==> build 23 <==
==> flow/design.v <==
module alu (
    input  [18:0] a,
    input  [18:0] b,
    input  [4:0]  opcode,
    output reg [37:0] outau
);
always @(*) begin
    case (opcode)
        5'b00000: outau = {19'b0, a + b};         
        5'b00001: outau = {19'b0, a - b};         
        5'b00010: outau = a * b;                  
        5'b00011: outau = (b != 0) ? {19'b0, a / b} : 38'b0;  
        5'b00100: outau = {19'b0, a + 19'd1};     
        5'b00101: outau = {19'b0, a - 19'd1};     
        5'b00110: outau = {19'b0, a & b};         
        5'b00111: outau = {19'b0, a | b};         
        5'b01000: outau = {19'b0, a ^ b};         
        5'b01001: outau = {19'b0, ~a};            
        default : outau = 38'b0;                  
    endcase
end
endmodule
module program_counter (
    input clk,
    input rst,
    input pc_enable,
    input [1:0] pc_sel,            
    input [18:0] target_addr,      
    output reg [18:0] pc
);
always @(posedge clk or posedge rst) begin
    if (rst) begin
        pc <= 19'd0;
    end 
    else if (pc_enable) begin
        case (pc_sel)
            2'b00: pc <= pc + 1;         
            2'b01: pc <= target_addr;        
            2'b10: pc <= target_addr;        
            2'b11: pc <= target_addr;        
        endcase
    end
end
endmodule
module inst_reg (
    input clk,
    input load_IR,
    input [18:0] ins,               
    output reg [4:0] opcode,        
    output reg [3:0] rs1, rs2, rd,  
    output reg [13:0] addr_imm,     
    output reg [5:0] branch_offset  
);
    localparam OPC_ADD   = 5'd0,
               OPC_SUB   = 5'd1,
               OPC_MUL   = 5'd2,
               OPC_DIV   = 5'd3,
               OPC_INC   = 5'd4,
               OPC_DEC   = 5'd5,
               OPC_AND   = 5'd6,
               OPC_OR    = 5'd7,
               OPC_XOR   = 5'd8,
               OPC_NOT   = 5'd9,
               OPC_LD    = 5'd10,
               OPC_ST    = 5'd11,
               OPC_BEQ   = 5'd12,
               OPC_BNE   = 5'd13,
               OPC_JMP   = 5'd14,
               OPC_CALL  = 5'd15;
    always @(posedge clk) begin
        if (load_IR) begin
            opcode <= ins[18:14];
            rs1 <= 4'd0;
            rs2 <= 4'd0;
            rd <= 4'd0;
            addr_imm <= 14'd0;
            branch_offset <= 6'd0;
            case (ins[18:14])
                OPC_ADD, OPC_SUB, OPC_MUL, OPC_DIV,
                OPC_INC, OPC_DEC, OPC_AND, OPC_OR,
                OPC_XOR, OPC_NOT: begin
                    rs1 <= ins[13:10];
                    rs2 <= ins[9:6];
                    rd  <= ins[5:2];
                end
                OPC_LD, OPC_ST: begin
                    rs1 <= ins[13:10];             
                    rs2 <= ins[9:6];               
                    addr_imm <= {8'd0, ins[5:0]};  
                end
                OPC_BEQ, OPC_BNE: begin
                    rs1 <= ins[13:10];            
                    rs2 <= ins[9:6];              
                    branch_offset <= ins[5:0];    
                end
                OPC_JMP, OPC_CALL: begin
                    addr_imm <= ins[13:0];        
                end
                default: begin
                end
            endcase
        end
    end
endmodule
module reg_file (
    input clk,
    input rst,
    input reg_write,                  
    input [4:0] read_reg1,            
    input [4:0] read_reg2,            
    input [4:0] write_reg,            
    input [18:0] write_data,          
    output [18:0] read_data1,         
    output [18:0] read_data2          
);
    reg [18:0] registers [0:31];
    assign read_data1 = registers[read_reg1];
    assign read_data2 = registers[read_reg2];
    integer i;
    always @(posedge clk or posedge rst) begin
        if (rst) begin
            for (i = 0; i < 32; i = i + 1)
                registers[i] <= 19'd0;
        end else if (reg_write) begin
                        registers[write_reg] <= write_data;
        end
    end
endmodule
module control_unit (
    input clk, rst,
    input [4:0] opcode,                     	 
    input regs_equal,				 
    output reg mem_read,			 
    output reg mem_write,			 
    output reg reg_write,			 
    output reg load_IR,				 
    output reg pc_enable,			 
    output reg [4:0] ALU_op,			 
    output reg [1:0] pc_sel,			 
    output halted				 
);
    parameter FETCH = 3'b000, EXECUTE = 3'b001, MEMORY = 3'b010,
              WRITBK = 3'b011, CONTROL = 3'b100, HALT = 3'b101;
    reg [2:0] state, next_state;
    assign halted = (state == HALT);
    always @(posedge clk or posedge rst) begin
        if (rst)
            state <= FETCH;
        else
            state <= next_state;
    end
    always @(*) begin
        case (state)
            FETCH: next_state = EXECUTE;
            EXECUTE: begin
                case (opcode)
                    5'b01010, 5'b01011: next_state = MEMORY;   				 
                    5'b01100, 5'b01101, 5'b01110, 5'b01111: next_state = CONTROL;	 
                    5'b00000, 5'b00001, 5'b00010, 5'b00011, 5'b00100,
                    5'b00101, 5'b00110, 5'b00111, 5'b01000, 5'b01001: next_state = WRITBK;  
                    5'b11111: next_state = HALT;					 
                    default: next_state = FETCH;					 
                endcase
            end
            MEMORY: begin
                if (opcode == 5'b01010)
                    next_state = WRITBK;	  
                else
                    next_state = FETCH;  	 
            end
            WRITBK: next_state = FETCH;
            CONTROL: next_state = FETCH;
            HALT: next_state = HALT;
            default: next_state = FETCH;
        endcase
    end
    always @(*) begin
        mem_read = 0;
        mem_write = 0;
        reg_write = 0;
        load_IR = 0;
        pc_enable = 0;
        ALU_op = 5'b00000;
        pc_sel = 2'b00;
        case (state)
            FETCH: begin
                mem_read = 1;
                load_IR = 1;
                pc_enable = 1;
                pc_sel = 2'b00;
            end
            EXECUTE: begin
                ALU_op = opcode;
            end
            MEMORY: begin
                if (opcode == 5'b01010)
                    mem_read = 1;        
                else
                    mem_write = 1;       
            end
            WRITBK: begin
                ALU_op = opcode;
                if (opcode != 5'b01011)  
                    reg_write = 1;
            end
            CONTROL: begin
                case (opcode)
                    5'b01100: begin pc_enable = regs_equal;  pc_sel = 2'b01; end  
                    5'b01101: begin pc_enable = !regs_equal; pc_sel = 2'b01; end  
                    5'b01110, 5'b01111: begin pc_enable = 1; pc_sel = 2'b10; end  
                    default: ;
                endcase
            end
            default: ;
        endcase
    end
endmodule
module top_module (
    input clk,
    input rst,
    output [18:0] imem_addr,               
    input  [18:0] imem_rdata,              
    output [8:0]  dmem_addr,               
    input  [18:0] dmem_rdata,              
    output [18:0] dmem_wdata,              
    output        dmem_we,                 
    output        halt                     
);
    wire [4:0] opcode;
    wire [3:0] rs1, rs2, rd;
    wire [13:0] addr_imm;
    wire [5:0] branch_offset;
    wire [4:0] alu_opcode;
    wire [1:0] pc_sel;
    wire [18:0] reg_data1, reg_data2;
    wire [37:0] alu_result;
    wire mem_read, mem_write, reg_write, load_IR, pc_enable;
    wire [18:0] pc_value;
    wire [18:0] target_addr;
    reg [18:0] mem_read_data;
    always @(posedge clk) begin
        if (mem_read)
            mem_read_data <= dmem_rdata;
    end
    wire is_load = (opcode == 5'b01010);
    wire [3:0]  wb_reg  = is_load ? rs2 : rd;
    wire [18:0] wb_data = is_load ? mem_read_data : alu_result[18:0];
    wire [18:0] ea      = reg_data1 + {5'd0, addr_imm};
    assign imem_addr  = pc_value;
    assign dmem_addr  = ea[8:0];
    assign dmem_wdata = reg_data2;
    assign dmem_we    = mem_write;
    assign target_addr = (pc_sel == 2'b01) ? (pc_value + {{13{branch_offset[5]}}, branch_offset}) : {5'd0, addr_imm};
    program_counter PC (
        .clk(clk),
        .rst(rst),
        .pc_enable(pc_enable),
        .pc_sel(pc_sel),
        .target_addr(target_addr),
        .pc(pc_value)
    );
    inst_reg IR (
        .clk(clk),
        .load_IR(load_IR),
        .ins(imem_rdata),
        .opcode(opcode),
        .rs1(rs1),
        .rs2(rs2),
        .rd(rd),
        .addr_imm(addr_imm),
        .branch_offset(branch_offset)
    );
    control_unit CU (
        .clk(clk),
        .rst(rst),
        .opcode(opcode),
        .regs_equal(reg_data1 == reg_data2),
        .mem_read(mem_read),
        .mem_write(mem_write),
        .reg_write(reg_write),
        .load_IR(load_IR),
        .pc_enable(pc_enable),
        .ALU_op(alu_opcode),
        .pc_sel(pc_sel),
        .halted(halt)
    );
    reg_file RF (
        .clk(clk),
        .rst(rst),
        .reg_write(reg_write),
        .read_reg1({1'b0, rs1}),
        .read_reg2({1'b0, rs2}),
        .write_reg({1'b0, wb_reg}),
        .write_data(wb_data),
        .read_data1(reg_data1),
        .read_data2(reg_data2)
    );
    alu ALU (
        .a(reg_data1),
        .b(reg_data2),
        .opcode(alu_opcode),
        .outau(alu_result)
    );
endmodule
==> flow/run.sh <==
#!/bin/bash
# the make line also repeats each setting of config.mk as NAME=value (left out here)
make -C /OpenROAD-flow-scripts/flow DESIGN_CONFIG=/design/flow/config.mk WORK_HOME=/design/flow/orfs CLKGATE_MAP_FILE= finish
==> flow/config.mk <==
export PLATFORM = sky130hd
export DESIGN_NAME = top_module
export DESIGN_NICKNAME = top_module
export VERILOG_FILES = /design/flow/design.v
export SDC_FILE = /design/flow/constraint.sdc
export NUM_CORES = 4
export LEC_CHECK = 0
export ABC_AREA = 0
export CAP_MARGIN = 20
export CORE_ASPECT_RATIO = 0.5
export CORE_MARGIN = 2
export CORE_UTILIZATION = 17
export GPL_ROUTABILITY_DRIVEN = 1
export MAX_ROUTING_LAYER = met5
export PLACE_DENSITY = 0.81
export SETUP_SLACK_MARGIN = -0.77
export SLEW_MARGIN = 20
==> flow/constraint.sdc <==
create_clock -name core_clock -period 60.5 [get_ports {clk}]
set_input_delay 12.1000 -clock core_clock [delete_from_list [all_inputs] [get_ports {clk}]]
set_output_delay 12.1000 -clock core_clock [all_outputs]
set_load 0.01 [all_outputs]
==> build 7: changes against build 23 <==
- ABC_AREA: 0 -> 1
- CORE_UTILIZATION: 17 -> 69
- CTS_CLUSTER_SIZE: default -> 96
- GPL_ROUTABILITY_DRIVEN: 1 -> default
- MAX_ROUTING_LAYER: met5 -> default
- PLACE_DENSITY: 0.81 -> default
- SETUP_SLACK_MARGIN: -0.77 -> default
- TNS_END_PERCENT: default -> 15
==> flow/constraint.sdc (replaced) <==
create_clock -name core_clock -period 11.8 [get_ports {clk}]
set_input_delay 2.3600 -clock core_clock [delete_from_list [all_inputs] [get_ports {clk}]]
set_output_delay 2.3600 -clock core_clock [all_outputs]
set_load 0.01 [all_outputs]
==> results <==
Sequential cell area fraction in the yosys report: build 23 24.9%; build 7 25.1%
Mux contribution to synthesized area: build 23 4.98%; build 7 0%
Setup fix buffers added after clock tree synthesis: build 23 0; build 7 124
Post-synthesis chip area from yosys: build 23 0.0397 mm^2; build 7 0.0395 mm^2
Last weighted congestion value of the routability-driven placer: build 23 1.06; build 7 1.14
Fp_density: build 23 17.1%; build 7 70.5%
Detailed placer's ending HPWL: build 23 125000 um; build 7 130000 um
Die extent in y: build 23 346 um; build 7 173 um
Post-CTS sizing: build 23 0; build 7 151
AND/OR/NAND/NOR Cells, Area Fraction: build 23 17.9%; build 7 29.6%
CTS Buf Count: build 23 41; build 7 40
Post-synthesis instance total: build 23 4796; build 7 5724
Instance area at placement: build 23 0.0446 mm^2; build 7 0.0492 mm^2
Post-Synthesis Cell Area: build 23 0.0397 mm^2; build 7 0.0395 mm^2
# Cells Yosys: build 23 4796; build 7 5724
Xor/xnor share of the synthesized area: build 23 4.22%; build 7 3.99%
AND-OR/OR-AND share of the synthesized area: build 23 24.3%; build 7 14.7%
Area fraction of the dominant cell type after synthesis: build 23 20.6%; build 7 20.7%
Run status: build 23 finished clean; build 7 aborted with a tool error
Failing step: build 23 -; build 7 global routing (5_1_grt)
